===== flow/config.mk =====
export PLATFORM = sky130hd
export DESIGN_NAME = alu_top
export DESIGN_NICKNAME = alu_top
export VERILOG_FILES = /design/flow/design.v
export SDC_FILE = /design/flow/constraint.sdc
export NUM_CORES = 4
export LEC_CHECK = 0
export ABC_AREA = 1
export CAP_MARGIN = 15
export CORE_MARGIN = 4
export CORE_UTILIZATION = 71
export CTS_CLUSTER_DIAMETER = 44
export SETUP_SLACK_MARGIN = 4.96
export SLEW_MARGIN = 20
export TNS_END_PERCENT = 85

===== flow/constraint.sdc =====
create_clock -name core_clock -period 17.2 [get_ports {clk}]
set_input_delay 3.4400 -clock core_clock [delete_from_list [all_inputs] [get_ports {clk}]]
set_output_delay 3.4400 -clock core_clock [all_outputs]
set_load 0.01 [all_outputs]

===== flow/design.v =====
module alu_top (
    input             clk,
    input      [15:0] a,
    input      [15:0] b,
    input      [2:0]  opcode,
    input      [1:0]  mode,
    output reg [31:0] result,
    output reg        eq
);
    reg [15:0] a_q;
    reg [15:0] b_q;
    reg [2:0]  opcode_q;
    reg [1:0]  mode_q;
    wire [31:0] alu_out;
    wire        alu_eq;
    ALU u_alu (.a(a_q), .b(b_q), .opcode(opcode_q), .mode(mode_q),
               .outALU(alu_out), .eq(alu_eq));
    always @(posedge clk) begin
        a_q      <= a;
        b_q      <= b;
        opcode_q <= opcode;
        mode_q   <= mode;
        result   <= alu_out;
        eq       <= alu_eq;
    end
endmodule

`timescale 1ns / 1ps
module logic_unit(a,b,opcode,outlu,eq);
input [15:0] a;
input [15:0] b;
input [2:0] opcode;
output [31:0] outlu;
output eq;
reg [31:0] outlu;
reg eq;
always@(a,b,opcode)
begin
	case(opcode)
	3'b000: outlu = {16'h0000, (a & b)};
	3'b001: outlu = {16'h0000, (a | b)};
	3'b010: outlu = {16'h0000, (a ^ b)};
	3'b011: outlu = {16'h0000, (~ a)};	
	default outlu = 32'h00000000;
	endcase
end
always@(a,b)
begin
	if( a == b) begin
	eq = 1;
	end
	else begin
	eq = 0;
	end
end
endmodule
`timescale 1ns / 1ps
module arith(a,b,opcode,outau);
input [15:0] a;
input [15:0] b;
input [2:0] opcode;
output [31:0] outau;
reg [31:0] outau;
always@(a,b,opcode)
begin
	case(opcode)
	3'b000: outau = {16'h0000, a + b};
	3'b001: outau = a * b;
	3'b010: if (a > b) begin
		outau = a - b;
		end
		else begin
		outau = b - a;
		end
	3'b011: if (a > b) begin
		outau = (b == 16'h0000) ? 32'hFFFFFFFF : a / b;
		end
		else begin
		outau = (a == 16'h0000) ? 32'hFFFFFFFF : b / a;
		end
	3'b100: outau = a + 1;
	3'b101: outau = a - 1;
	default outau = 32'h00000000;
	endcase
end
endmodule
`timescale 1ns / 1ps
module crypto(a,opcode,outcu);
input [15:0] a;
input [2:0] opcode;
output reg [31:0] outcu;
integer i;
always@(a,opcode)
begin
	outcu = 32'h00000000;
	case(opcode)
    3'b000: outcu = (a>>1) ^ a;
    3'b001: begin
        for (i=0; i<16; i=i+1) begin
        outcu[i] = ^(a>>i);  
    end
    end
	default outcu = 32'h00000000;
	endcase
end   
endmodule
`timescale 1ns / 1ps
module ALU( a, b, opcode, mode, outALU, eq);
input [15:0] a;
input [15:0] b;
input [2:0] opcode;
input [1:0] mode;
output [31:0] outALU;
output  eq;
reg [31:0] outALU;
reg eq;
wire [31:0] outau;
wire [31:0] outlu;
wire [31:0] outcu;
wire teq;
arith a1 (.a(a), .b(b), .opcode(opcode), .outau(outau));
logic_unit l1 (.a(a), .b(b), .opcode(opcode), .outlu(outlu), .eq(teq));
crypto d1 (.a(a),.opcode(opcode), .outcu(outcu));
always@(*)
begin
	if(mode == 2'b00) begin
	outALU = outlu;
	end
	else if (mode == 2'b01) begin
	outALU = outau;
	end
	else if (mode == 2'b10) begin
	outALU = outcu;
	end
	else begin
	outALU = 32'h00000000;
	end
	eq = teq;
end
endmodule

===== flow/run.sh =====
#!/bin/bash
# the make line also repeats each setting of config.mk as NAME=value (left out here)
make -C /OpenROAD-flow-scripts/flow DESIGN_CONFIG=/design/flow/config.mk WORK_HOME=/design/flow/orfs CLKGATE_MAP_FILE= finish

==> results of run 1 <==
stage by stage:
step                      hold slack (ps)  instances  util, %
after floorplan                     559.6       5910        -
after global placement              764.2       8108    97.19
after detailed placement            787.7       8108    97.19
==> README.md, run 1 <==
| Quantity | Reported |
| --- | --- |
| Run status | did not finish |
| Failed at | 4_1_cts |
| Stop Error | [ERROR DPL-0038] Utilization greater than 100%, impossible to legalize |
| Die Y | 241.4 um |
| Leading area contributor after synthesis | ha_1 |
| Post-detail-place hpwl | 144.3 mm |
| Post-synthesis async set-or-reset flop share | 0% |
| Top-area cell type share of the netlist area | 19.14% |
| List of most frequent post-synthesis cells | nand2_1, inv_1, ha_1, o21ai_0, a21oi_1 |
| Die X | 241.4 um |
| Cell area reported after detailed placement | 52410 um^2 |
| Worst-case setup slack after placement | -63220 ps |
| Number of synthesized register bits | 70 |
| Initial Util | 71.76% |
| Synthesized instance count | 5895 |
| Dominant flop cell | dfxtp_1 |
| Routability congestion estimate from global placement | 1.112 |
| Number of primary I/O pins | 71 |
| Ys cells | 5895 |
| AND/OR/NAND/NOR Cells, Area Fraction | 30.35% |
| Multiplexer share of the synthesized area | 0.02910% |
| Yosys Chip Area | 38690 um^2 |
| Number of enable-type register cells in the synthesized netlist | 0 |
| XOR/XNOR share of the synthesized area | 7.357% |
| Top post-synthesis cells by area | ha_1, nand2_1, fa_1 |
| Std cell rows | 85 |
| Total standard cell area after synthesis | 38690 um^2 |
| Top non-seq family | simple AND/OR/NAND/NOR gates |
| Mean Syn Cell Area | 6.564 um^2 |
| Compound-cell area share of the yosys netlist | 16.38% |
| Area fraction in full adders, half adders and majority gates | 29.34% |
| Yosys top cell by instances | nand2_1 |
| Distinct cells, synth | 94 |
| Port bufs | 70 |
| Floorplan core area | 53920 um^2 |
| Synth warnings | 5 |
| Post-synthesis sequential area ratio | 3.622% |
| Overall die area | 58300 um^2 |
==> run 2, diff against run 1 <==
Settings changed: ABC_AREA 1 to default, CAP_MARGIN 15 to 20, CORE_MARGIN 4 to 2, CORE_UTILIZATION 71 to 57, CTS_CLUSTER_DIAMETER 44 to default, SETUP_SLACK_MARGIN 4.96 to default, TNS_END_PERCENT 85 to default.
Clock period 17.2 ns to 73.8 ns, I/O delays scaled along.
==> README.md, run 2 <==
| Quantity | Reported | Delta |
| --- | --- | --- |
| Number of vias per cell after detailed routing | 6.755 |  |
| Die Y | 257.4 um | was 241.4 um |
| Top non-seq family | adder cells | was simple AND/OR/NAND/NOR gates |
| Total standard cell area after synthesis | 36610 um^2 | was 38690 um^2 |
| Number of primary I/O pins | 71 | unchanged |
| Number of fill cells | 3499 |  |
| Data required time of the worst path | 74070 ps |  |
| CTS sink cnt | 70 |  |
| Setup repair after global routing missed its margin | true |  |
| GRT met1 Usage | 53.75% |  |
| Detail-routed net length per standard cell | 24.80 um |  |
| Wire length of the first global-routing pass | 244.9 mm |  |
| Overall die area | 66270 um^2 | was 58300 um^2 |
| Startpoint-to-endpoint class of the critical path | reg -> reg |  |
| Crit path largest cell delay | 1190 ps |  |
| Gr busiest metal | met2 |  |
| AND/OR/NAND/NOR Cells, Area Fraction | 21.68% | was 30.35% |
| Distinct cells, synth | 121 | was 94 |
| Worst Hold Depth | 2 |  |
| Routability congestion estimate from global placement | 1.068 | was 1.112 |
| Kind of cell adding the most delay to the critical path | AND-OR/OR-AND gates |  |
| Critical Path Source Type | register |  |
| Worst Reg-to-Reg Cells | 455 |  |
| Final-stage net count | 7443 |  |
| Highest clock frequency the design can meet | 0.01137 GHz |  |
| Initial antenna violation count | 14 |  |
| Final period demand of the worst path | 87950 ps |  |
| WP buf/inv | 33 |  |
| Hold-fix buffers, CTS | 0 |  |
| Final hold violations | 0 |  |
| Crit path launch | a_q[15] |  |
| List of most frequent post-synthesis cells | ha_1, nand2_1, nor2_1, inv_1, a21oi_1 | was nand2_1, inv_1, ha_1, o21ai_0, a21oi_1 |
| Worst slew slack as a fraction of its limit | -1.514% |  |
| Worst-case setup slack after placement | -9360 ps | was -63220 ps |
| GR Util met2 | 76.04% |  |
| Synthesized instance count | 4948 | was 5895 |
| CTS tree | built |  |
| Global routing usage summed across all routing layers | 46.02% |  |
| Initial Util | 57.82% | was 71.76% |
| Largest buffer count on any clock path | 2 |  |
| Area fraction in full adders, half adders and majority gates | 31.01% | was 29.34% |
| Post-synthesis async set-or-reset flop share | 0% | unchanged |
| Overall routed net length | 185.6 mm |  |
| Via count of the first global-routing pass | 46824 |  |
| Global routing met3 resource utilization | 10.88% |  |
| Layout area overhead | 49.59% |  |
| Register-to-register setup slack | -14150 ps |  |
| Total tool warning count | 97 |  |
| Maximum fanout count along the critical path | 8 |  |
| Crit share post-route | 119.2% |  |
| Hold Crit Start | mode_q[0] |  |
| Clock edge transition at the registers on the reported setup and hold paths | 60 ps |  |
| CTS Root Cell | clkbuf_16 |  |
| DRC | 0 |  |
| Top-area cell type share of the netlist area | 20.23% | was 19.14% |
| Worst path depth | 455 |  |
| Worst Clk Skew | 24.34 ps |  |
| Leftover overflow at the end of global routing | 0 |  |
| Number of synthesized register bits | 70 | unchanged |
| Run status | finished with violations | was did not finish |
| First drt pass iteration count | 31 |  |
| Final setup violation count | 5 |  |
| Via count of the routed design | 50559 |  |
| Maximum number of pins on one net before global-route repair | 51 |  |
| Max capacitance violation total | 1 |  |
| Critical Path End | result[0] |  |
| Inserted Clock Buffers | 9 |  |
| Synth warnings | 5 | unchanged |
| Compound-cell area share of the yosys netlist | 27.02% | was 16.38% |
| Yosys top cell by instances | ha_1 | was nand2_1 |
| Yosys Chip Area | 36610 um^2 | was 38690 um^2 |
| Floorplan core area | 63310 um^2 | was 53920 um^2 |
| List of failed layout checks | max-capacitance violations, max-slew violations, negative setup slack |  |
| Port bufs | 70 | unchanged |
| Top post-synthesis cells by area | ha_1, fa_1, nand2_1 | was ha_1, nand2_1, fa_1 |
| Clock latency of the later-clocked register in the worst-skew pair | 400 ps |  |
| Number of routed nets with antenna violations | 0 |  |
| Leading area contributor after synthesis | ha_1 | unchanged |
| Mean Syn Cell Area | 7.399 um^2 | was 6.564 um^2 |
| Worst R2R End | result[0] |  |
| Crit-path most repeated cell | o21a_1 |  |
| Ys cells | 4948 | was 5895 |
| H-tree levels | 3 |  |
| Post-detail-place hpwl | 117.2 mm | was 144.3 mm |
| Post-synthesis sequential area ratio | 3.828% | was 3.622% |
| Worst R2R Start | a_q[15] |  |
| Crit path setup slack, layout | -14150 ps |  |
| Dominant flop cell | dfxtp_1 | unchanged |
| Post-route setup TNS | -41260 ps |  |
| Signal arrival time at the worst endpoint | 88220 ps |  |
| 1st-iter DRT viols | 6785 |  |
| CP Capture Type | register |  |
| Multi-input gate area in the final layout | 36380 um^2 |  |
| Std cell rows | 92 | was 85 |
| Die X | 257.4 um | was 241.4 um |
| Library cell contributing the largest single delay on the critical path | a21oi_1 |  |
| Multiplexer share of the synthesized area | 4.358% | was 0.02910% |
| Number of enable-type register cells in the synthesized netlist | 0 | unchanged |
| Area used by sequential logic in the layout | 1419 um^2 |  |
| Worst Hold Endpoint | result[9] |  |
| Transition time at the pin with the least slew margin | 1523 ps |  |
| Hold crit path type | reg -> reg |  |
| Pins over their slew limit | 2 |  |
| XOR/XNOR share of the synthesized area | 6.337% | was 7.357% |
-- run 2: area by class of cell --
class | count | share of cell area, %
timing repair buffer | 1828 | 25.84
antenna | 18 | 0.08225
clock inverter | 5 | 0.1508
clock buffer | 11 | 0.4432
inverter | 362 | 2.527
sequential | 70 | 2.591
multi-input combinational | 4345 | 66.44
tap | 846 | 1.933
-- run 2: layer usage --
layer / share of wire, % / vias to the layer above
met5: 0.21 / -
met4: 10 / 22
met3: 14 / 1800
met2: 41 / 4252
met1: 34 / 23233
li1: - / 21252
-- run 2: metrics by stage --
stage	hold WS (ps)	cells	utilization, %	area, um^2
global placement	600.1	7107	78.43	49660
finish	619.8	7485	86.50	54770
floorplan	548.3	4963	-	38450
CTS	623.3	7350	83.25	52710
detailed placement	598.3	7107	78.43	49660
global route	724.3	7468	86.43	54720
-- run 2: timing repair --
action | CTS | global route
gates cloned | 4 | 1
resized | 189 | 219
buffers inserted | 223 | 116
pin swaps | 194 | 244
endpoints found under the setup margin | 4 | 5
==> run 3, diff against run 2 <==
Settings changed: CORE_ASPECT_RATIO from default to 1.88, CORE_UTILIZATION 57 to 70, GPL_ROUTABILITY_DRIVEN from default to 0, PLACE_DENSITY_LB_ADDON from default to 0.28, SETUP_SLACK_MARGIN from default to 5.0, SLEW_MARGIN 20 to 0.
Clock period 73.8 ns to 76.5 ns, I/O delays scaled along.
==> README.md, run 3 <==
| Quantity | Reported | Delta |
| --- | --- | --- |
| Post-detail-place hpwl | 158.7 mm | was 117.2 mm |
| Leading area contributor after synthesis | ha_1 | unchanged |
| Number of enable-type register cells in the synthesized netlist | 0 | unchanged |
| Dominant flop cell | dfxtp_1 | unchanged |
| Mean Syn Cell Area | 7.399 um^2 | unchanged |
| AND/OR/NAND/NOR Cells, Area Fraction | 21.68% | unchanged |
| Ys cells | 4948 | unchanged |
| Die Y | 317.6 um | was 257.4 um |
| Top-area cell type share of the netlist area | 20.23% | unchanged |
| XOR/XNOR share of the synthesized area | 6.337% | unchanged |
| Floorplan core area | 51940 um^2 | was 63310 um^2 |
| Std cell rows | 115 | was 92 |
| Yosys top cell by instances | ha_1 | unchanged |
| Cell area reported after detailed placement | 48720 um^2 | was 49660 um^2 |
| Area fraction in full adders, half adders and majority gates | 31.01% | unchanged |
| Initial Util | 70.48% | was 57.82% |
| Compound-cell area share of the yosys netlist | 27.02% | unchanged |
| Top non-seq family | adder cells | unchanged |
| Number of synthesized register bits | 70 | unchanged |
| Number of primary I/O pins | 71 | unchanged |
| List of most frequent post-synthesis cells | ha_1, nand2_1, nor2_1, inv_1, a21oi_1 | unchanged |
| Distinct cells, synth | 121 | unchanged |
| Multiplexer share of the synthesized area | 4.358% | unchanged |
| Post-synthesis async set-or-reset flop share | 0% | unchanged |
| Overall die area | 54240 um^2 | was 66270 um^2 |
| Run status | did not finish | was finished with violations |
| Die X | 170.8 um | was 257.4 um |
| Total standard cell area after synthesis | 36610 um^2 | unchanged |
| Cell count after placement | 6868 | was 7107 |
| Yosys Chip Area | 36610 um^2 | unchanged |
| Port bufs | 70 | unchanged |
| Top post-synthesis cells by area | ha_1, fa_1, nand2_1 | unchanged |
| Synth warnings | 5 | unchanged |
| Failed at | 4_1_cts |  |
| Synthesized instance count | 4948 | unchanged |
| Post-synthesis sequential area ratio | 3.828% | unchanged |
| Stop Error | [ERROR DPL-0038] Utilization greater than 100%, impossible to legalize |  |
==> run 3: per-stage QoR <==
step	worst slack (ps)	hold WS [ps]	util, %
3_3_place_gp	-5026	754.7	93.79
2_1_floorplan	-10170	548.3	-
3_5_place_dp	-11300	771.5	93.79
==> run 4, diff against run 3 <==
Settings changed: CORE_ASPECT_RATIO 1.88 to default, CORE_UTILIZATION 70 to 66, GPL_ROUTABILITY_DRIVEN 0 to default, MAX_ROUTING_LAYER from default to met4, PLACE_DENSITY_LB_ADDON 0.28 to default, SETUP_SLACK_MARGIN 5.0 to default, SLEW_MARGIN 0 to 20, TNS_END_PERCENT from default to 5.
Clock period 76.5 ns to 88.3 ns, I/O delays scaled along.
==> README.md, run 4 <==
| Quantity | Reported | Delta |
| --- | --- | --- |
| Min Hold Slack | 764.3 ps |  |
| Kind of cell adding the most delay to the critical path | AND-OR/OR-AND gates |  |
| Worst-case setup slack after placement | -2127 ps | was -11300 ps |
| Top post-synthesis cells by area | ha_1, fa_1, nand2_1 | unchanged |
| Register-to-register setup slack | 1880 ps |  |
| Largest buffer count on any clock path | 2 |  |
| Critical Path End | result[0] |  |
| Post-detail-place hpwl | 102.6 mm | was 158.7 mm |
| AND/OR/NAND/NOR Cells, Area Fraction | 21.68% | unchanged |
| Final-stage net count | 6164 |  |
| Port bufs | 70 | unchanged |
| Yosys Chip Area | 36610 um^2 | unchanged |
| Library cell contributing the largest single delay on the critical path | or4_4 |  |
| Total tool warning count | 95 |  |
| Signal arrival time at the worst endpoint | 86690 ps |  |
| Compound-cell area share of the yosys netlist | 27.02% | unchanged |
| Distinct cells, synth | 121 | unchanged |
| Clock edge transition at the registers on the reported setup and hold paths | 90 ps |  |
| Global routing met3 resource utilization | 10.35% |  |
| Multiplexer share of the synthesized area | 4.358% | unchanged |
| Clock latency of the later-clocked register in the worst-skew pair | 400 ps |  |
| H-tree levels | 3 |  |
| Top non-seq family | adder cells | unchanged |
| Synth warnings | 5 | unchanged |
| Crit path largest cell delay | 650 ps |  |
| Post-synthesis async set-or-reset flop share | 0% | unchanged |
| CTS tree | built |  |
| Number of routed nets with antenna violations | 0 |  |
| Ys cells | 4948 | unchanged |
| Cell count after placement | 5902 | was 6868 |
| Highest clock frequency the design can meet | 0.01157 GHz |  |
| Total standard cell area after synthesis | 36610 um^2 | unchanged |
| Via count of the first global-routing pass | 38117 |  |
| Die X | 239.5 um | was 170.8 um |
| Setup repair after global routing missed its margin | true |  |
| Final setup violation count | 0 |  |
| Gr busiest metal | met2 |  |
| Routability congestion estimate from global placement | 1.127 |  |
| Via count of the routed design | 41385 |  |
| Pins over their slew limit | 0 |  |
| Crit share post-route | 97.87% |  |
| List of most frequent post-synthesis cells | ha_1, nand2_1, nor2_1, inv_1, a21oi_1 | unchanged |
| Crit path setup slack, layout | 1884 ps |  |
| Std cell rows | 86 | was 115 |
| Final hold violations | 0 |  |
| Layout area overhead | 19.90% |  |
| GRT met1 Usage | 56.84% |  |
| Worst Clk Skew | 25.92 ps |  |
| Run status | finished clean | was did not finish |
| Overall routed net length | 139.0 mm |  |
| Transition time at the pin with the least slew margin | 1167 ps |  |
| Crit path launch | b_q[13] |  |
| Leftover overflow at the end of global routing | 0 |  |
| Worst Reg-to-Reg Cells | 446 |  |
| Worst Hold Depth | 2 |  |
| Inserted Clock Buffers | 9 |  |
| Dominant flop cell | dfxtp_1 | unchanged |
| Synthesized instance count | 4948 | unchanged |
| CTS sink cnt | 70 |  |
| Number of enable-type register cells in the synthesized netlist | 0 | unchanged |
| Leading area contributor after synthesis | ha_1 | unchanged |
| CTS Root Cell | clkbuf_16 |  |
| Final period demand of the worst path | 86420 ps |  |
| Overall die area | 57370 um^2 | was 54240 um^2 |
| Worst Hold Endpoint | result[13] |  |
| Data required time of the worst path | 88570 ps |  |
| Hold-fix buffers, CTS | 0 |  |
| Initial Util | 66.58% | was 70.48% |
| Die Y | 239.5 um | was 317.6 um |
| Yosys top cell by instances | ha_1 | unchanged |
| Final cell count without fillers | 6094 |  |
| Initial antenna violation count | 5 |  |
| Top-area cell type share of the netlist area | 20.23% | unchanged |
| Crit-path most repeated cell | o21a_1 |  |
| XOR/XNOR share of the synthesized area | 6.337% | unchanged |
| Worst R2R Start | b_q[13] |  |
| Maximum number of pins on one net before global-route repair | 49 |  |
| DRC | 0 |  |
| WP buf/inv | 34 |  |
| Post-synthesis sequential area ratio | 3.828% | unchanged |
| Cell area after layout | 43900 um^2 |  |
| CP Capture Type | register |  |
| Critical Path Source Type | register |  |
| Maximum fanout count along the critical path | 11 |  |
| Max capacitance violation total | 0 |  |
| Global routing usage summed across all routing layers | 46.76% |  |
| Detail-routed net length per standard cell | 22.82 um |  |
| First drt pass iteration count | 8 |  |
| Number of primary I/O pins | 71 | unchanged |
| Number of synthesized register bits | 70 | unchanged |
| Wire length of the first global-routing pass | 206.7 mm |  |
| Worst R2R End | result[0] |  |
| Mean Syn Cell Area | 7.399 um^2 | unchanged |
| Startpoint-to-endpoint class of the critical path | reg -> reg |  |
| Hold Crit Start | mode_q[0] |  |
| Worst path depth | 446 |  |
| 1st-iter DRT viols | 4202 |  |
| Floorplan core area | 54990 um^2 | was 51940 um^2 |
| Cell area reported after detailed placement | 40740 um^2 | was 48720 um^2 |
| Worst slew slack as a fraction of its limit | 22.03% |  |
| Number of vias per cell after detailed routing | 6.791 |  |
| Area fraction in full adders, half adders and majority gates | 31.01% | unchanged |
| GR Util met2 | 72.14% |  |
| Hold crit path type | reg -> reg |  |
run 4: layer usage:
metal | share of wire (%) | routed length [um]
met1 | 38 | 52380
met2 | 43 | 60270
met3 | 12 | 16580
met4 | 7.1 | 9819
met5 | 0 | 0
run 4: per-stage QoR:
step	TNS (ps)	util, %
after floorplan	0	-
after global routing	-2934	79.83
after CTS	0	75.26
after global placement	0	74.10
final	0	79.83
after detailed placement	-2127	74.10
run 4: area by class of cell:
class / instances / area, um^2
Clock inverter: 5 / 81.33
Clock buffer: 10 / 239.0
Timing Repair Buffer: 543 / 4368
Antenna cell: 5 / 12.51
Tap cell: 748 / 935.9
Fill cell: 3955 / 11090
Inverter: 362 / 1376
Sequential cell: 70 / 1413
Multi-Input combinational cell: 4351 / 35470
run 4: what timing repair did:
item / in CTS / in global routing
pin swaps: 10 / 153
gates cloned: 5 / 2
setup endpoints to repair: 2 / 3
gates resized: 20 / 288
setup buffers: 22 / 143
hold endpoints to repair: 0 / 0
==> run 5, diff against run 4 <==
Settings changed: ABC_AREA from default to 1, CAP_MARGIN 20 to 15, CORE_UTILIZATION 66 to 72, CTS_CLUSTER_DIAMETER from default to 348, MAX_ROUTING_LAYER met4 to default, PLACE_DENSITY_LB_ADDON from default to 0.2, SETUP_SLACK_MARGIN from default to 0.66.
Clock period 88.3 ns to 73.8 ns, I/O delays scaled along.
==> README.md, run 5 <==
| Quantity | Reported | Delta |
| --- | --- | --- |
| Run status | did not finish | was finished clean |
| Failed at | 5_1_grt |  |
| Stop Error | [ERROR GRT-0232] Routing congestion too high. Check the congestion heatmap in the GUI. |  |
| Synth warnings | 5 | unchanged |
| Routability congestion estimate from global placement | 1.124 | was 1.127 |
| Die Y | 235.8 um | was 239.5 um |
| Global routing usage summed across all routing layers | 96.32% |  |
| Port bufs | 70 | unchanged |
| XOR/XNOR share of the synthesized area | 7.357% | was 6.337% |
| Top-area cell type share of the netlist area | 19.14% | was 20.23% |
| Multiplexer share of the synthesized area | 0.02910% | was 4.358% |
| Floorplan core area | 52870 um^2 | was 54990 um^2 |
| Die X | 235.8 um | was 239.5 um |
| Yosys Chip Area | 38690 um^2 | was 36610 um^2 |
| Overall die area | 55610 um^2 | was 57370 um^2 |
| Initial Util | 73.19% | was 66.58% |
| CTS Root Cell | clkbuf_16 | unchanged |
| Post-detail-place hpwl | 96.38 mm | was 102.6 mm |
| CTS sink cnt | 70 | unchanged |
| Cell count after placement | 6958 | was 5902 |
| Leftover overflow at the end of global routing | 2631 |  |
| Number of enable-type register cells in the synthesized netlist | 0 | unchanged |
| Ys cells | 5895 | was 4948 |
| Mean Syn Cell Area | 6.564 um^2 | was 7.399 um^2 |
| Distinct cells, synth | 94 | was 121 |
| Dominant flop cell | dfxtp_1 | unchanged |
| Cell area reported after detailed placement | 43360 um^2 | was 40740 um^2 |
| Top post-synthesis cells by area | ha_1, nand2_1, fa_1 | was ha_1, fa_1, nand2_1 |
| Leading area contributor after synthesis | ha_1 | unchanged |
| Number of synthesized register bits | 70 | unchanged |
| Worst-case setup slack after placement | -3924 ps | was -2127 ps |
| Synthesized instance count | 5895 | was 4948 |
| Number of primary I/O pins | 71 | unchanged |
| Compound-cell area share of the yosys netlist | 16.38% | was 27.02% |
| H-tree levels | 3 | unchanged |
| Area fraction in full adders, half adders and majority gates | 29.34% | was 31.01% |
| AND/OR/NAND/NOR Cells, Area Fraction | 30.35% | was 21.68% |
| Total standard cell area after synthesis | 38690 um^2 | was 36610 um^2 |
| Top non-seq family | simple AND/OR/NAND/NOR gates | was adder cells |
| Post-synthesis async set-or-reset flop share | 0% | unchanged |
| Post-synthesis sequential area ratio | 3.622% | was 3.828% |
| Largest buffer count on any clock path | 2 | unchanged |
| Inserted Clock Buffers | 9 | unchanged |
| Yosys top cell by instances | nand2_1 | was ha_1 |
| List of most frequent post-synthesis cells | nand2_1, inv_1, ha_1, o21ai_0, a21oi_1 | was ha_1, nand2_1, nor2_1, inv_1, a21oi_1 |
| Std cell rows | 84 | was 86 |
-- run 5: per-layer routing --
layer / track usage [%] / overflow
met1: 90.16 / 112
met2: 114.4 / 1785
met3: 82.25 / 104
met4: 104.9 / 608
met5: 59.83 / 22
-- run 5: through the flow --
stage	hold slack (ps)
after CTS	789.1
after detailed placement	758.1
after global placement	743.0
after floorplan	559.6
-- run 5: what timing repair did --
action	4_1_cts
cloned	13
hold buffers	0
pin swaps	130
buffers inserted	183
gates resized	134
setup endpoints to repair	3
==> run 6, diff against run 5 <==
Settings changed: CAP_MARGIN 15 to 20, CORE_UTILIZATION 72 to 71, CTS_CLUSTER_DIAMETER 348 to default, PLACE_DENSITY from default to 0.36, PLACE_DENSITY_LB_ADDON 0.2 to default, SETUP_SLACK_MARGIN 0.66 to default, TNS_END_PERCENT 5 to default.
Clock period 73.8 ns to 102.0 ns, I/O delays scaled along.
==> README.md, run 6 <==
| Quantity | Reported | Delta |
| --- | --- | --- |
| Top Layer Used | met5 |  |
| Crit-path most repeated cell | nand2_1 |  |
| Via count of the routed design | 38930 |  |
| Final-stage net count | 6768 |  |
| Final setup violation count | 0 |  |
| Number of routed nets with antenna violations | 0 |  |
| Number of primary I/O pins | 71 | unchanged |
| Die X | 237.4 um | was 235.8 um |
| Distinct cells, synth | 94 | unchanged |
| Yosys Chip Area | 38690 um^2 | unchanged |
| Transition time at the pin with the least slew margin | 996.9 ps |  |
| Routability congestion estimate from global placement | 1.032 | was 1.124 |
| Hold Crit Start | mode_q[1] |  |
| Post-synthesis sequential area ratio | 3.622% | unchanged |
| Data required time of the worst path | 102240 ps |  |
| H-tree levels | 3 | unchanged |
| Number of enable-type register cells in the synthesized netlist | 0 | unchanged |
| Max capacitance violation total | 0 |  |
| Register-to-register setup slack | 10100 ps |  |
| Clock latency of the later-clocked register in the worst-skew pair | 370 ps |  |
| Post-synthesis async set-or-reset flop share | 0% | unchanged |
| List of most frequent post-synthesis cells | nand2_1, inv_1, ha_1, o21ai_0, a21oi_1 | unchanged |
| Run status | finished clean | was did not finish |
| Die Y | 237.4 um | was 235.8 um |
| Top non-seq family | simple AND/OR/NAND/NOR gates | unchanged |
| Global routing usage summed across all routing layers | 38.72% |  |
| Overall die area | 56380 um^2 | was 55610 um^2 |
| Startpoint-to-endpoint class of the critical path | reg -> reg |  |
| Layout area overhead | 5.368% |  |
| Maximum fanout count along the critical path | 31 |  |
| CTS tree | built |  |
| Crit path launch | a_q[13] |  |
| Hold-fix buffers, CTS | 0 | unchanged |
| Routed length on met2 | 50.22 mm |  |
| Worst Hold Depth | 3 |  |
| Routed wire length on met3 | 10.04 mm |  |
| Clock edge transition at the registers on the reported setup and hold paths | 70 ps |  |
| Ys cells | 5895 | unchanged |
| Worst path depth | 623 |  |
| Yosys top cell by instances | nand2_1 | unchanged |
| DRC | 0 |  |
| Floorplan core area | 53810 um^2 | was 52870 um^2 |
| First drt pass iteration count | 8 |  |
| Wire length of the first global-routing pass | 179.7 mm |  |
| Synthesized instance count | 5895 | unchanged |
| Leading area contributor after synthesis | ha_1 | unchanged |
| Crit path setup slack, layout | 10100 ps |  |
| Multiplexer share of the synthesized area | 0.02910% | unchanged |
| Critical Path End | result[0] |  |
| Kind of cell adding the most delay to the critical path | AND-OR/OR-AND gates |  |
| Worst Hold Endpoint | result[11] |  |
| CTS sink cnt | 70 | unchanged |
| N_diodes | 0 |  |
| XOR/XNOR share of the synthesized area | 7.357% | unchanged |
| Overall routed net length | 112.5 mm |  |
| Initial Util | 71.90% | was 73.19% |
| Critical Path Source Type | register |  |
| Signal arrival time at the worst endpoint | 92140 ps |  |
| Pins over their slew limit | 0 |  |
| Final hold violations | 0 |  |
| Detail-routed net length per standard cell | 16.94 um |  |
| Std cell rows | 85 | was 84 |
| Number of vias per cell after detailed routing | 5.861 |  |
| Top post-synthesis cells by area | ha_1, nand2_1, fa_1 | unchanged |
| Met1 layer wirelength in the final routing | 47.26 mm |  |
| Maximum number of pins on one net before global-route repair | 70 |  |
| Dominant flop cell | dfxtp_1 | unchanged |
| CP Capture Type | register |  |
| Synth warnings | 5 | unchanged |
| Min Hold Slack | 785.9 ps |  |
| Inserted Clock Buffers | 9 | unchanged |
| Worst-case setup slack after placement | 2519 ps | was -3924 ps |
| Mean Syn Cell Area | 6.564 um^2 | unchanged |
| Crit share post-route | 90.10% |  |
| Highest clock frequency the design can meet | 0.01088 GHz |  |
| Number of synthesized register bits | 70 | unchanged |
| Area fraction in full adders, half adders and majority gates | 29.34% | unchanged |
| AND/OR/NAND/NOR Cells, Area Fraction | 30.35% | unchanged |
| Total standard cell area after synthesis | 38690 um^2 | unchanged |
| Worst R2R End | result[0] |  |
| WP buf/inv | 132 |  |
| Worst R2R Start | a_q[13] |  |
| Port bufs | 70 | unchanged |
| Compound-cell area share of the yosys netlist | 16.38% | unchanged |
| Total tool warning count | 94 |  |
| Hold crit path type | reg -> reg |  |
| Crit path largest cell delay | 510 ps |  |
| Worst slew slack as a fraction of its limit | 32.97% |  |
| Post-detail-place hpwl | 87.36 mm | was 96.38 mm |
| Largest buffer count on any clock path | 2 | unchanged |
| Top-area cell type share of the netlist area | 19.14% | unchanged |
| Leftover overflow at the end of global routing | 0 |  |
| Via count of the first global-routing pass | 36095 |  |
| Worst Clk Skew | 15.90 ps |  |
| 1st-iter DRT viols | 3262 |  |
| Worst Reg-to-Reg Cells | 623 |  |
| CTS Root Cell | clkbuf_16 | unchanged |
| Library cell contributing the largest single delay on the critical path | ha_2 |  |
| Initial antenna violation count | 1 |  |
| Final period demand of the worst path | 91900 ps |  |
## run 6: cell type report
cell class / count / area, um^2
inverter: 1020 / 3918
clock buffer: 9 / 225.2
clock inverter: 7 / 127.6
tap: 696 / 870.8
sequential: 70 / 1401
timing repair inverter: 8 / 40.04
timing repair buffer: 166 / 1455
fill: 4516 / 13040
multi-input combinational: 4666 / 32730
## run 6: layer usage
metal	track usage (%)	vias to the layer above
li1	-	19155
met1	50.60	17788
met2	64.50	1600
met3	5.586	385
met4	15.06	2
met5	0.08658	-
## run 6: repair_timing
action	4_1_cts	5_1_grt
endpoints found under the setup margin	0	4
setup buffers	0	39
resized	0	76
## run 6: through the flow
| stage | cells | TNS [ps] | cell area [um^2] | utilization (%) |
|---|---|---|---|---|
| floorplan | 5910 | 0 | 38750 | - |
| global placement | 6567 | 0 | 39620 | 73.63 |
| detailed placement | 6567 | 0 | 39620 | 73.63 |
| CTS | 6583 | 0 | 39970 | 74.28 |
| global route | 6642 | -122.2 | 40770 | 75.76 |
| finish | 6642 | 0 | 40770 | 75.76 |
==> run 7, diff against run 6 <==
Settings changed: CAP_MARGIN 20 to 15, CORE_UTILIZATION 71 to 68, CTS_CLUSTER_DIAMETER from default to 357, PLACE_DENSITY 0.36 to default, SETUP_SLACK_MARGIN from default to 0.66, TNS_END_PERCENT from default to 85.
Clock period 102.0 ns to 72.4 ns, I/O delays scaled along.
==> README.md, run 7 <==
| Quantity | Reported | Delta |
| --- | --- | --- |
| CTS Root Cell | clkbuf_16 | unchanged |
| Compound-cell area share of the yosys netlist | 16.38% | unchanged |
| Top-area cell type share of the netlist area | 19.14% | unchanged |
| Number of primary I/O pins | 71 | unchanged |
| Leading area contributor after synthesis | ha_1 | unchanged |
| Failed at | 5_1_grt |  |
| Area fraction in full adders, half adders and majority gates | 29.34% | unchanged |
| Total standard cell area after synthesis | 38690 um^2 | unchanged |
| Inserted Clock Buffers | 9 | unchanged |
| XOR/XNOR share of the synthesized area | 7.357% | unchanged |
| Synthesized instance count | 5895 | unchanged |
| Post-synthesis async set-or-reset flop share | 0% | unchanged |
| Worst-case setup slack after placement | -2956 ps | was 2519 ps |
| Post-detail-place hpwl | 96.27 mm | was 87.36 mm |
| Port bufs | 70 | unchanged |
| Routability congestion estimate from global placement | 1.108 | was 1.032 |
| Ys cells | 5895 | unchanged |
| Synth warnings | 5 | unchanged |
| Top post-synthesis cells by area | ha_1, nand2_1, fa_1 | unchanged |
| Overall die area | 58830 um^2 | was 56380 um^2 |
| H-tree levels | 3 | unchanged |
| Mean Syn Cell Area | 6.564 um^2 | unchanged |
| Run status | did not finish | was finished clean |
| CTS sink cnt | 70 | unchanged |
| Initial Util | 68.75% | was 71.90% |
| Number of enable-type register cells in the synthesized netlist | 0 | unchanged |
| Die X | 242.5 um | was 237.4 um |
| Dominant flop cell | dfxtp_1 | unchanged |
| Yosys Chip Area | 38690 um^2 | unchanged |
| Distinct cells, synth | 94 | unchanged |
| Die Y | 242.5 um | was 237.4 um |
| List of most frequent post-synthesis cells | nand2_1, inv_1, ha_1, o21ai_0, a21oi_1 | unchanged |
| Number of synthesized register bits | 70 | unchanged |
| AND/OR/NAND/NOR Cells, Area Fraction | 30.35% | unchanged |
| Std cell rows | 87 | was 85 |
| Hold-fix buffers, CTS | 0 | unchanged |
| Post-synthesis sequential area ratio | 3.622% | unchanged |
| Largest buffer count on any clock path | 2 | unchanged |
| Yosys top cell by instances | nand2_1 | unchanged |
| Top non-seq family | simple AND/OR/NAND/NOR gates | unchanged |
| Floorplan core area | 56280 um^2 | was 53810 um^2 |
| Multiplexer share of the synthesized area | 0.02910% | unchanged |
run 7: metrics by stage:
step           TNS (ps)  area [um^2]  instances
3_5_place_dp      -4570        43710       7028
2_1_floorplan    -16010        40130       5910
3_3_place_gp          0        43710       7028
4_1_cts               0        46400       7306
run 7: what timing repair did:
item | 4_1_cts
cloned | 7
endpoints found under the setup margin | 2
gates resized | 107
pin swaps | 154
buffers inserted | 255
hold endpoints to repair | 0
==> run 8, diff against run 7 <==
Settings changed: CAP_MARGIN 15 to 10, CORE_UTILIZATION 68 to 67, CTS_CLUSTER_DIAMETER 357 to default, PLACE_DENSITY from default to 0.83, SETUP_SLACK_MARGIN 0.66 to default, TNS_END_PERCENT 85 to 5.
Clock period 72.4 ns to 56.3 ns, I/O delays scaled along.
==> README.md, run 8 <==
| Quantity | Reported | Delta |
| --- | --- | --- |
| Port bufs | 70 | unchanged |
| Largest buffer count on any clock path | 2 | unchanged |
| Initial Util | 67.45% | was 68.75% |
| Dominant flop cell | dfxtp_1 | unchanged |
| Overall die area | 59690 um^2 | was 58830 um^2 |
| Synthesized instance count | 5895 | unchanged |
| Distinct cells, synth | 94 | unchanged |
| CTS Root Cell | clkbuf_16 | unchanged |
| Total standard cell area after synthesis | 38690 um^2 | unchanged |
| AND/OR/NAND/NOR Cells, Area Fraction | 30.35% | unchanged |
| H-tree levels | 3 | unchanged |
| Global routing usage summed across all routing layers | 102.2% |  |
| Failed at | 5_1_grt | unchanged |
| Post-synthesis sequential area ratio | 3.622% | unchanged |
| Inserted Clock Buffers | 9 | unchanged |
| Number of synthesized register bits | 70 | unchanged |
| Ys cells | 5895 | unchanged |
| Number of primary I/O pins | 71 | unchanged |
| Run status | did not finish | unchanged |
| CTS sink cnt | 70 | unchanged |
| Floorplan core area | 57370 um^2 | was 56280 um^2 |
| Leftover overflow at the end of global routing | 4301 |  |
| Post-synthesis async set-or-reset flop share | 0% | unchanged |
| Multiplexer share of the synthesized area | 0.02910% | unchanged |
| Routability congestion estimate from global placement | 1.121 | was 1.108 |
| Mean Syn Cell Area | 6.564 um^2 | unchanged |
| Number of enable-type register cells in the synthesized netlist | 0 | unchanged |
| Die Y | 244.3 um | was 242.5 um |
| Std cell rows | 88 | was 87 |
| Compound-cell area share of the yosys netlist | 16.38% | unchanged |
| Yosys top cell by instances | nand2_1 | unchanged |
| XOR/XNOR share of the synthesized area | 7.357% | unchanged |
| Post-detail-place hpwl | 132.9 mm | was 96.27 mm |
| Leading area contributor after synthesis | ha_1 | unchanged |
| Stop Error | [ERROR GRT-0116] Global routing finished with congestion. Check the congestion regions in the DRC Viewer. |  |
| Top non-seq family | simple AND/OR/NAND/NOR gates | unchanged |
| Yosys Chip Area | 38690 um^2 | unchanged |
| Top-area cell type share of the netlist area | 19.14% | unchanged |
| Synth warnings | 5 | unchanged |
| Top post-synthesis cells by area | ha_1, nand2_1, fa_1 | unchanged |
| Die X | 244.3 um | was 242.5 um |
| List of most frequent post-synthesis cells | nand2_1, inv_1, ha_1, o21ai_0, a21oi_1 | unchanged |
| Area fraction in full adders, half adders and majority gates | 29.34% | unchanged |
## run 8: through the flow
stage          cells  setup slack (ps)  cell area, um^2
4_1_cts         8453            -20950            55110
3_5_place_dp    8146            -23350            51830
3_3_place_gp    8146            -14130            51830
2_1_floorplan   5910            -23570            39810
## run 8: repair_timing
action | 4_1_cts
pin swaps | 211
setup endpoints to repair | 9
setup buffers | 285
hold buffers | 0
cloned | 7
gates resized | 226
## run 8: metal layers
layer / global-route usage (%) / GRT overflow
met1: 92.48 / 171
met2: 123.8 / 2973
met3: 87.25 / 182
met4: 112.2 / 944
met5: 72.71 / 31
==> run 9, diff against run 8 <==
Settings changed: ABC_AREA 1 to 0, CAP_MARGIN 10 to 15, CORE_MARGIN 2 to 4, CORE_UTILIZATION 67 to 42, CTS_CLUSTER_DIAMETER from default to 341, CTS_CLUSTER_SIZE from default to 98, PLACE_DENSITY 0.83 to default, SETUP_SLACK_MARGIN from default to 0.66, TNS_END_PERCENT 5 to 20.
Clock period 56.3 ns to 50.3 ns, I/O delays scaled along.
==> README.md, run 9 <==
| Quantity | Reported | Delta |
| --- | --- | --- |
| Via count of the first global-routing pass | 43891 |  |
| CTS Root Cell | clkbuf_16 | unchanged |
| Worst Reg-to-Reg Cells | 474 |  |
| Via count of the routed design | 44799 |  |
| Post-route setup TNS | -168120 ps |  |
| Floorplan core area | 86620 um^2 | was 57370 um^2 |
| CP Capture Type | register |  |
| Clock latency of the later-clocked register in the worst-skew pair | 410 ps |  |
| List of failed layout checks | negative setup slack |  |
| Highest clock frequency the design can meet | 0.01212 GHz |  |
| AND/OR/NAND/NOR Cells, Area Fraction | 21.68% | was 30.35% |
| Signal arrival time at the worst endpoint | 82800 ps |  |
| Die Y | 303.2 um | was 244.3 um |
| H-tree levels | 3 | unchanged |
| Post-synthesis sequential area ratio | 3.828% | was 3.622% |
| 1st-iter DRT viols | 3520 |  |
| Final hold violations | 0 |  |
| Run status | finished with violations | was did not finish |
| Min Hold Slack | 858.8 ps |  |
| Std cell rows | 108 | was 88 |
| Data required time of the worst path | 50570 ps |  |
| Initial Util | 42.26% | was 67.45% |
| Routability congestion estimate from global placement | 1.030 | was 1.121 |
| N_diodes | 0 |  |
| Yosys Chip Area | 36610 um^2 | was 38690 um^2 |
| Ys cells | 4948 | was 5895 |
| Clock edge transition at the registers on the reported setup and hold paths | 100 ps |  |
| Crit path setup slack, layout | -32220 ps |  |
| Setup repair after global routing missed its margin | true |  |
| Post-detail-place hpwl | 118.8 mm | was 132.9 mm |
| Max capacitance violation total | 0 |  |
| Number of vias per cell after detailed routing | 5.748 |  |
| Crit path launch | a_q[13] |  |
| Number of synthesized register bits | 70 | unchanged |
| Detail-routed net length per standard cell | 19.90 um |  |
| First drt pass iteration count | 6 |  |
| Crit-path most repeated cell | o21a_1 |  |
| Worst slew slack as a fraction of its limit | 20.96% |  |
| Startpoint-to-endpoint class of the critical path | reg -> reg |  |
| Register-to-register setup slack | -32220 ps |  |
| Compound-cell area share of the yosys netlist | 27.02% | was 16.38% |
| Initial antenna violation count | 1 |  |
| Port bufs | 70 | unchanged |
| Wire length of the first global-routing pass | 239.3 mm |  |
| Transition time at the pin with the least slew margin | 1177 ps |  |
| Worst Hold Depth | 2 |  |
| Inserted Clock Buffers | 9 | unchanged |
| Top non-seq family | adder cells | was simple AND/OR/NAND/NOR gates |
| Post-synthesis async set-or-reset flop share | 0% | unchanged |
| Leftover overflow at the end of global routing | 0 |  |
| Leading area contributor after synthesis | ha_1 | unchanged |
| Overall routed net length | 155.1 mm |  |
| Critical Path Source Type | register |  |
| Worst Hold Endpoint | result[15] |  |
| Hold Crit Start | mode_q[1] |  |
| Total tool warning count | 95 |  |
| Library cell contributing the largest single delay on the critical path | or4_4 |  |
| Kind of cell adding the most delay to the critical path | AND-OR/OR-AND gates |  |
| Critical Path End | result[0] |  |
| Mean Syn Cell Area | 7.399 um^2 | was 6.564 um^2 |
| Maximum fanout count along the critical path | 12 |  |
| Worst Clk Skew | 32.50 ps |  |
| Top-area cell type share of the netlist area | 20.23% | was 19.14% |
| Area fraction in full adders, half adders and majority gates | 31.01% | was 29.34% |
| Die X | 303.2 um | was 244.3 um |
| Worst-case setup slack after placement | -33710 ps | was -23350 ps |
| DRC | 0 |  |
| Synthesized instance count | 4948 | was 5895 |
| Number of enable-type register cells in the synthesized netlist | 0 | unchanged |
| Worst R2R Start | a_q[13] |  |
| XOR/XNOR share of the synthesized area | 6.337% | was 7.357% |
| WP buf/inv | 83 |  |
| Multiplexer share of the synthesized area | 4.358% | was 0.02910% |
| Final-stage net count | 7461 |  |
| List of most frequent post-synthesis cells | ha_1, nand2_1, nor2_1, inv_1, a21oi_1 | was nand2_1, inv_1, ha_1, o21ai_0, a21oi_1 |
| Worst R2R End | result[0] |  |
| Total standard cell area after synthesis | 36610 um^2 | was 38690 um^2 |
| Crit share post-route | 164.1% |  |
| Yosys top cell by instances | ha_1 | was nand2_1 |
| Number of routed nets with antenna violations | 0 |  |
| Synth warnings | 5 | unchanged |
| Crit path largest cell delay | 570 ps |  |
| Top post-synthesis cells by area | ha_1, fa_1, nand2_1 | was ha_1, nand2_1, fa_1 |
| Final setup violation count | 9 |  |
| Largest buffer count on any clock path | 2 | unchanged |
| Global routing usage summed across all routing layers | 32.59% |  |
| Worst path depth | 474 |  |
| Hold-fix buffers, CTS | 0 | unchanged |
| CTS sink cnt | 70 | unchanged |
| Dominant flop cell | dfxtp_1 | unchanged |
| Layout area overhead | 49.27% |  |
| Hold crit path type | reg -> reg |  |
| Maximum number of pins on one net before global-route repair | 51 |  |
| Final period demand of the worst path | 82520 ps |  |
| Number of primary I/O pins | 71 | unchanged |
| Distinct cells, synth | 121 | was 94 |
| Overall die area | 91950 um^2 | was 59690 um^2 |
| Pins over their slew limit | 0 |  |
| CTS tree | built |  |
run 9: layout make-up:
type                       instances  area, um^2
clock inverter                     5       63.81
inverter                         362        1373
fill                            7575       31970
tap                             1155        1445
clock buffer                      11       252.7
multi-input combinational       4344       35790
timing repair buffer            1847       14300
sequential                        70        1418
run 9: metal layers:
| metal | part of all wire (%) | GRT usage, % |
|---|---|---|
| met1 | 42 | 42.54 |
| met2 | 45 | 54.17 |
| met3 | 7.5 | 3.881 |
| met4 | 5.4 | 14.38 |
| met5 | 0 | 0 |
run 9: metrics by stage:
stage / std cells / util [%] / instance area (um^2)
CTS: 7725 / 61.53 / 53300
global placement: 7519 / 58.42 / 50600
detailed placement: 7519 / 58.42 / 50600
floorplan: 4963 / - / 38150
finish: 7794 / 63.09 / 54650
global route: 7794 / 63.09 / 54650
run 9: what timing repair did:
| item | CTS | global route |
|---|---|---|
| endpoints found under the setup margin | 10 | 10 |
| cloned | 3 | 0 |
| pin swaps | 190 | 206 |
| resized | 186 | 162 |
| setup buffers | 187 | 69 |
==> run 10, diff against run 9 <==
Settings changed: ABC_AREA 0 to default, CAP_MARGIN 15 to 0, CORE_MARGIN 4 to 2, CORE_UTILIZATION 42 to 72, CTS_CLUSTER_DIAMETER 341 to 363, CTS_CLUSTER_SIZE 98 to 31, MAX_ROUTING_LAYER from default to met4, SETUP_SLACK_MARGIN 0.66 to default, TNS_END_PERCENT 20 to default.
Clock period 50.3 ns to 83.8 ns, I/O delays scaled along.
==> README.md, run 10 <==
| Quantity | Reported | Delta |
| --- | --- | --- |
| XOR/XNOR share of the synthesized area | 6.337% | unchanged |
| Die Y | 229.5 um | was 303.2 um |
| Die X | 229.5 um | was 303.2 um |
| CTS Root Cell | clkbuf_16 | unchanged |
| Number of enable-type register cells in the synthesized netlist | 0 | unchanged |
| Number of primary I/O pins | 71 | unchanged |
| Yosys Chip Area | 36610 um^2 | unchanged |
| Post-synthesis sequential area ratio | 3.828% | unchanged |
| Std cell rows | 82 | was 108 |
| Mean Syn Cell Area | 7.399 um^2 | unchanged |
| Total standard cell area after synthesis | 36610 um^2 | unchanged |
| Overall die area | 52670 um^2 | was 91950 um^2 |
| Initial Util | 72.97% | was 42.26% |
| Synth warnings | 5 | unchanged |
| CTS sink cnt | 70 | unchanged |
| Ys cells | 4948 | unchanged |
| Top non-seq family | adder cells | unchanged |
| Area fraction in full adders, half adders and majority gates | 31.01% | unchanged |
| H-tree levels | 3 | unchanged |
| Post-synthesis async set-or-reset flop share | 0% | unchanged |
| Top post-synthesis cells by area | ha_1, fa_1, nand2_1 | unchanged |
| Distinct cells, synth | 121 | unchanged |
| Routability congestion estimate from global placement | 1.182 | was 1.030 |
| Number of synthesized register bits | 70 | unchanged |
| Inserted Clock Buffers | 9 | unchanged |
| Yosys top cell by instances | ha_1 | unchanged |
| List of most frequent post-synthesis cells | ha_1, nand2_1, nor2_1, inv_1, a21oi_1 | unchanged |
| Post-detail-place hpwl | 100.5 mm | was 118.8 mm |
| Leading area contributor after synthesis | ha_1 | unchanged |
| Multiplexer share of the synthesized area | 4.358% | unchanged |
| Worst-case setup slack after placement | -3574 ps | was -33710 ps |
| Largest buffer count on any clock path | 2 | unchanged |
| AND/OR/NAND/NOR Cells, Area Fraction | 21.68% | unchanged |
| Run status | did not finish | was finished with violations |
| Dominant flop cell | dfxtp_1 | unchanged |
| Port bufs | 70 | unchanged |
| Failed at | 5_1_grt |  |
| Floorplan core area | 50170 um^2 | was 86620 um^2 |
| Cell count after placement | 5898 | was 7519 |
| Top-area cell type share of the netlist area | 20.23% | unchanged |
| Compound-cell area share of the yosys netlist | 27.02% | unchanged |
| Synthesized instance count | 4948 | unchanged |
[run 10: what timing repair did]
action | in CTS
resized | 95
pin swaps | 62
setup buffers | 68
cloned | 3
hold buffers | 0
setup endpoints to repair | 2
[run 10: through the flow]
stage                     cell area (um^2)  hold WS (ps)
after floorplan                      38150         548.3
after global placement               41380         617.3
after detailed placement             41380         615.2
after CTS                            42730         633.2
==> run 11, diff against run 10 <==
Settings changed: CAP_MARGIN 0 to 20, CORE_MARGIN 2 to 6, CORE_UTILIZATION 72 to 40, CTS_CLUSTER_DIAMETER 363 to 388, CTS_CLUSTER_SIZE 31 to 22, MAX_ROUTING_LAYER met4 to default, PLACE_DENSITY_LB_ADDON from default to 0.17, TNS_END_PERCENT from default to 20.
Clock period 83.8 ns to 90.0 ns, I/O delays scaled along.
==> README.md, run 11 <==
| Quantity | Reported | Delta |
| --- | --- | --- |
| Initial Util | 40.55% | was 72.97% |
| Crit path launch | a_q[12] |  |
| Leading area contributor after synthesis | ha_1 | unchanged |
| Clock edge transition at the registers on the reported setup and hold paths | 70 ps |  |
| Synth warnings | 5 | unchanged |
| Data required time of the worst path | 90290 ps |  |
| Maximum number of pins on one net before global-route repair | 51 |  |
| 1st-iter DRT viols | 3183 |  |
| Library cell contributing the largest single delay on the critical path | or4_4 |  |
| Routability congestion estimate from global placement | 0.9884 | was 1.182 |
| Total tool warning count | 92 |  |
| Compound-cell area share of the yosys netlist | 27.02% | unchanged |
| Ys cells | 4948 | unchanged |
| CTS tree | built |  |
| Die Y | 314.5 um | was 229.5 um |
| AND/OR/NAND/NOR Cells, Area Fraction | 21.68% | unchanged |
| Total standard cell area after synthesis | 36610 um^2 | unchanged |
| First drt pass iteration count | 8 |  |
| List of most frequent post-synthesis cells | ha_1, nand2_1, nor2_1, inv_1, a21oi_1 | unchanged |
| XOR/XNOR share of the synthesized area | 6.337% | unchanged |
| Mean Syn Cell Area | 7.399 um^2 | unchanged |
| Overall routed net length | 140.6 mm |  |
| Top-area cell type share of the netlist area | 20.23% | unchanged |
| Global routing usage summed across all routing layers | 26.58% |  |
| Final setup violation count | 0 |  |
| Worst Hold Endpoint | result[6] |  |
| CTS Root Cell | clkbuf_16 | unchanged |
| Cell area after layout | 44000 um^2 |  |
| Critical Path Source Type | register |  |
| Routed wire length on met3 | 10.50 mm |  |
| Detail-routed net length per standard cell | 21.65 um |  |
| Number of enable-type register cells in the synthesized netlist | 0 | unchanged |
| DRC | 0 |  |
| Final-stage net count | 6142 |  |
| Leftover overflow at the end of global routing | 0 |  |
| Post-detail-place hpwl | 110.1 mm | was 100.5 mm |
| Pins over their slew limit | 0 |  |
| CP Capture Type | register |  |
| Number of primary I/O pins | 71 | unchanged |
| Worst Reg-to-Reg Cells | 447 |  |
| Hold-fix buffers, CTS | 0 | unchanged |
| Number of routed nets with antenna violations | 0 |  |
| Layout area overhead | 20.20% |  |
| Number of fill cells | 9026 |  |
| Worst R2R Start | a_q[12] |  |
| Clock latency of the later-clocked register in the worst-skew pair | 420 ps |  |
| Min Hold Slack | 924.0 ps |  |
| Synthesized instance count | 4948 | unchanged |
| Signal arrival time at the worst endpoint | 86260 ps |  |
| Worst Hold Depth | 2 |  |
| Floorplan core area | 90290 um^2 | was 50170 um^2 |
| Die X | 314.5 um | was 229.5 um |
| Crit share post-route | 95.52% |  |
| Largest buffer count on any clock path | 2 | unchanged |
| Cell area reported after detailed placement | 41070 um^2 | was 41380 um^2 |
| Post-synthesis sequential area ratio | 3.828% | unchanged |
| Overall die area | 98930 um^2 | was 52670 um^2 |
| Wire length of the first global-routing pass | 211.2 mm |  |
| Top Layer Used | met5 |  |
| Crit path largest cell delay | 650 ps |  |
| Number of vias per cell after detailed routing | 6.032 |  |
| Top post-synthesis cells by area | ha_1, fa_1, nand2_1 | unchanged |
| Distinct cells, synth | 121 | unchanged |
| Register-to-register setup slack | 4030 ps |  |
| H-tree levels | 3 | unchanged |
| Multiplexer share of the synthesized area | 4.358% | unchanged |
| Routed length on met2 | 63.20 mm |  |
| Dominant flop cell | dfxtp_1 | unchanged |
| Worst path depth | 447 |  |
| Maximum fanout count along the critical path | 11 |  |
| WP buf/inv | 29 |  |
| Worst slew slack as a fraction of its limit | 24.10% |  |
| Highest clock frequency the design can meet | 0.01163 GHz |  |
| Top non-seq family | adder cells | unchanged |
| Via count of the first global-routing pass | 36908 |  |
| Number of synthesized register bits | 70 | unchanged |
| Kind of cell adding the most delay to the critical path | AND-OR/OR-AND gates |  |
| Max capacitance violation total | 0 |  |
| Port bufs | 70 | unchanged |
| Run status | finished clean | was did not finish |
| Hold crit path type | reg -> reg |  |
| Worst R2R End | result[0] |  |
| Startpoint-to-endpoint class of the critical path | reg -> reg |  |
| Met1 layer wirelength in the final routing | 62.07 mm |  |
| Initial antenna violation count | 3 |  |
| Critical Path End | result[0] |  |
| Final hold violations | 0 |  |
| Final period demand of the worst path | 85970 ps |  |
| CTS sink cnt | 70 | unchanged |
| Via count of the routed design | 39188 |  |
| Transition time at the pin with the least slew margin | 1130 ps |  |
| Post-synthesis async set-or-reset flop share | 0% | unchanged |
| Yosys top cell by instances | ha_1 | unchanged |
| Worst Clk Skew | 28.33 ps |  |
| Hold Crit Start | mode_q[0] |  |
| Inserted Clock Buffers | 9 | unchanged |
| Std cell rows | 110 | was 82 |
| Area fraction in full adders, half adders and majority gates | 31.01% | unchanged |
| Yosys Chip Area | 36610 um^2 | unchanged |
| Crit-path most repeated cell | o21a_1 |  |
## run 11: through the flow
stage	util, %	cells	worst slack [ps]	setup TNS (ps)
2_1_floorplan	-	4963	5.251	0
3_3_place_gp	45.49	6331	-181.0	-181.0
3_5_place_dp	45.49	6331	-1656	-1656
4_1_cts	45.98	6350	80.80	0
5_1_grt	48.73	6496	-663.2	-663.2
6_report	48.74	6497	4030	0
## run 11: layout make-up
cell class                      instances  area [um^2]  share of cell area (%)
Clock buffer                           10        239.0                  0.5431
Sequential cell                        70         1419                   3.224
Antenna cell                            1        2.502                0.005687
Timing Repair Buffer                  524         4273                   9.710
Inverter                              362         1379                   3.133
Multi-Input combinational cell       4348        35150                   79.88
Clock inverter                          6        68.82                  0.1564
Tap cell                             1176         1471                   3.344
## run 11: per-layer routing
| layer | vias to the layer above | track usage (%) |
|---|---|---|
| li1 | 18691 | - |
| met1 | 18832 | 35.80 |
| met2 | 1411 | 43.76 |
| met3 | 252 | 4.213 |
| met4 | 2 | 8.274 |
| met5 | - | 0 |
## run 11: timing repair
action,4_1_cts,5_1_grt
setup endpoints to repair,2,3
gates cloned,1,7
setup buffers,2,139
pin swaps,1,135
endpoints found under the hold margin,0,0
gates resized,21,296
==> run 12, diff against run 11 <==
Settings changed: ABC_AREA from default to 0, CAP_MARGIN 20 to 15, CORE_ASPECT_RATIO from default to 1.82, CORE_MARGIN 6 to 4, CORE_UTILIZATION 40 to 50, CTS_CLUSTER_DIAMETER 388 to 372, CTS_CLUSTER_SIZE 22 to default, PLACE_DENSITY_LB_ADDON 0.17 to default, SETUP_SLACK_MARGIN from default to 0.66, TNS_END_PERCENT 20 to 85.
Clock period 90.0 ns to 50.3 ns, I/O delays scaled along.
==> README.md, run 12 <==
| Quantity | Reported | Delta |
| --- | --- | --- |
| Maximum fanout count along the critical path | 11 | unchanged |
| Number of primary I/O pins | 71 | unchanged |
| Worst Hold Endpoint | result[6] | unchanged |
| Kind of cell adding the most delay to the critical path | AND-OR/OR-AND gates | unchanged |
| Std cell rows | 133 | was 110 |
| Top post-synthesis cells by area | ha_1, fa_1, nand2_1 | unchanged |
| Via count of the first global-routing pass | 50495 | was 36908 |
| Worst R2R Start | b_q[12] | was a_q[12] |
| Clock latency of the later-clocked register in the worst-skew pair | 370 ps | was 420 ps |
| Pins over their slew limit | 0 | unchanged |
| Startpoint-to-endpoint class of the critical path | reg -> reg | unchanged |
| Post-synthesis async set-or-reset flop share | 0% | unchanged |
| Worst-case setup slack after placement | -34540 ps | was -1656 ps |
| Distinct cells, synth | 121 | unchanged |
| Largest buffer count on any clock path | 2 | unchanged |
| Via count of the routed design | 50591 | was 39188 |
| Mean Syn Cell Area | 7.399 um^2 | unchanged |
| Final setup violation count | 9 | was 0 |
| Inserted Clock Buffers | 9 | unchanged |
| Routability congestion estimate from global placement | 1.100 | was 0.9884 |
| Clock edge transition at the registers on the reported setup and hold paths | 70 ps | about the same |
| Number of enable-type register cells in the synthesized netlist | 0 | unchanged |
| Maximum number of pins on one net before global-route repair | 51 | unchanged |
| Initial antenna violation count | 9 | was 3 |
| CP Capture Type | register | unchanged |
| Yosys top cell by instances | ha_1 | unchanged |
| Ys cells | 4948 | unchanged |
| Final-stage net count | 7696 | was 6142 |
| Dominant flop cell | dfxtp_1 | unchanged |
| Number of synthesized register bits | 70 | unchanged |
| Leading area contributor after synthesis | ha_1 | unchanged |
| Crit path largest cell delay | 590 ps | was 650 ps |
| Crit-path most repeated cell | o21a_1 | unchanged |
| Overall routed net length | 201.5 mm | was 140.6 mm |
| Highest clock frequency the design can meet | 0.01188 GHz | was 0.01163 GHz |
| Worst R2R End | result[0] | unchanged |
| Critical Path End | result[0] | unchanged |
| Global routing usage summed across all routing layers | 45.33% | was 26.58% |
| WP buf/inv | 92 | was 29 |
| CTS tree | built | unchanged |
| Synthesized instance count | 4948 | unchanged |
| Top non-seq family | adder cells | unchanged |
| Number of vias per cell after detailed routing | 6.460 | was 6.032 |
| List of failed layout checks | negative setup slack |  |
| H-tree levels | 3 | unchanged |
| Worst slew slack as a fraction of its limit | 8.006% | was 24.10% |
| Multiplexer share of the synthesized area | 4.358% | unchanged |
| Crit path setup slack, layout | -33860 ps | was 4030 ps |
| Initial Util | 50.57% | was 40.55% |
| Final hold violations | 0 | unchanged |
| Number of routed nets with antenna violations | 0 | unchanged |
| Worst Reg-to-Reg Cells | 476 | was 447 |
| Setup repair after global routing missed its margin | true |  |
| Crit share post-route | 167.3% | was 95.52% |
| 1st-iter DRT viols | 4348 | was 3183 |
| Post-detail-place hpwl | 139.6 mm | was 110.1 mm |
| Final period demand of the worst path | 84160 ps | was 85970 ps |
| Leftover overflow at the end of global routing | 0 | unchanged |
| Signal arrival time at the worst endpoint | 84420 ps | was 86260 ps |
| Worst Hold Depth | 2 | unchanged |
| Crit path launch | b_q[12] | was a_q[12] |
| Run status | finished with violations | was finished clean |
| Floorplan core area | 72390 um^2 | was 90290 um^2 |
| Yosys Chip Area | 36610 um^2 | unchanged |
| Total standard cell area after synthesis | 36610 um^2 | unchanged |
| Max capacitance violation total | 0 | unchanged |
| Hold Crit Start | mode_q[0] | unchanged |
| Synth warnings | 5 | unchanged |
| Hold crit path type | reg -> reg | unchanged |
| Layout area overhead | 57.77% | was 20.20% |
| Compound-cell area share of the yosys netlist | 27.02% | unchanged |
| Detail-routed net length per standard cell | 25.74 um | was 21.65 um |
| Register-to-register setup slack | -33860 ps | was 4030 ps |
| List of most frequent post-synthesis cells | ha_1, nand2_1, nor2_1, inv_1, a21oi_1 | unchanged |
| Transition time at the pin with the least slew margin | 1362 ps | was 1130 ps |
| CTS sink cnt | 70 | unchanged |
| XOR/XNOR share of the synthesized area | 6.337% | unchanged |
| Data required time of the worst path | 50560 ps | was 90290 ps |
| DRC | 0 | unchanged |
| Wire length of the first global-routing pass | 276.3 mm | was 211.2 mm |
| Critical Path Source Type | register | unchanged |
| Area fraction in full adders, half adders and majority gates | 31.01% | unchanged |
| Library cell contributing the largest single delay on the critical path | or4_4 | unchanged |
| Total tool warning count | 95 | was 92 |
| AND/OR/NAND/NOR Cells, Area Fraction | 21.68% | unchanged |
| Top-area cell type share of the netlist area | 20.23% | unchanged |
| Die Y | 373.0 um | was 314.5 um |
| Port bufs | 70 | unchanged |
| Post-synthesis sequential area ratio | 3.828% | unchanged |
| Worst path depth | 476 | was 447 |
| First drt pass iteration count | 8 | unchanged |
| Die X | 208.6 um | was 314.5 um |
| Post-route setup TNS | -185710 ps | was 0 ps |
| Overall die area | 77810 um^2 | was 98930 um^2 |
| CTS Root Cell | clkbuf_16 | unchanged |
| Worst Clk Skew | 14.36 ps | was 28.33 ps |
[run 12: repair_timing]
action                     in CTS  in global routing
buffers inserted              285                174
pin swaps                     227                225
resized                       325                280
setup endpoints to repair      10                 10
cloned                          3                  0
hold buffers                    0                  0
[run 12: per-layer routing]
metal | track usage (%) | routed length (um) | vias to the layer above
li1 | - | - | 21766
met1 | 39.98 | 59550 | 23578
met2 | 79.80 | 94160 | 3367
met3 | 9.909 | 17940 | 1878
met4 | 49.82 | 29890 | 2
met5 | 0 | 14 | -
[run 12: final cells by class]
cell class	count	area [um^2]
Inverter	362	1393
Clock inverter	4	51.30
Antenna cell	12	30.03
Clock buffer	12	277.8
Sequential cell	70	1421
Multi-Input combinational cell	4346	36960
Timing Repair Buffer	2080	16440
Fill cell	4946	14630
Tap cell	945	1182
[run 12: metrics by stage]
step           cell area [um^2]  util, %  hold slack, ps  cells
6_report                  57760    79.79           691.4   7831
5_1_grt                   57730    79.75           740.0   7820
4_1_cts                   55010    75.99           686.8   7645
3_5_place_dp              50870    70.28           651.3   7341
3_3_place_gp              50870    70.28           661.1   7341
2_1_floorplan             38460        -           548.3   4963
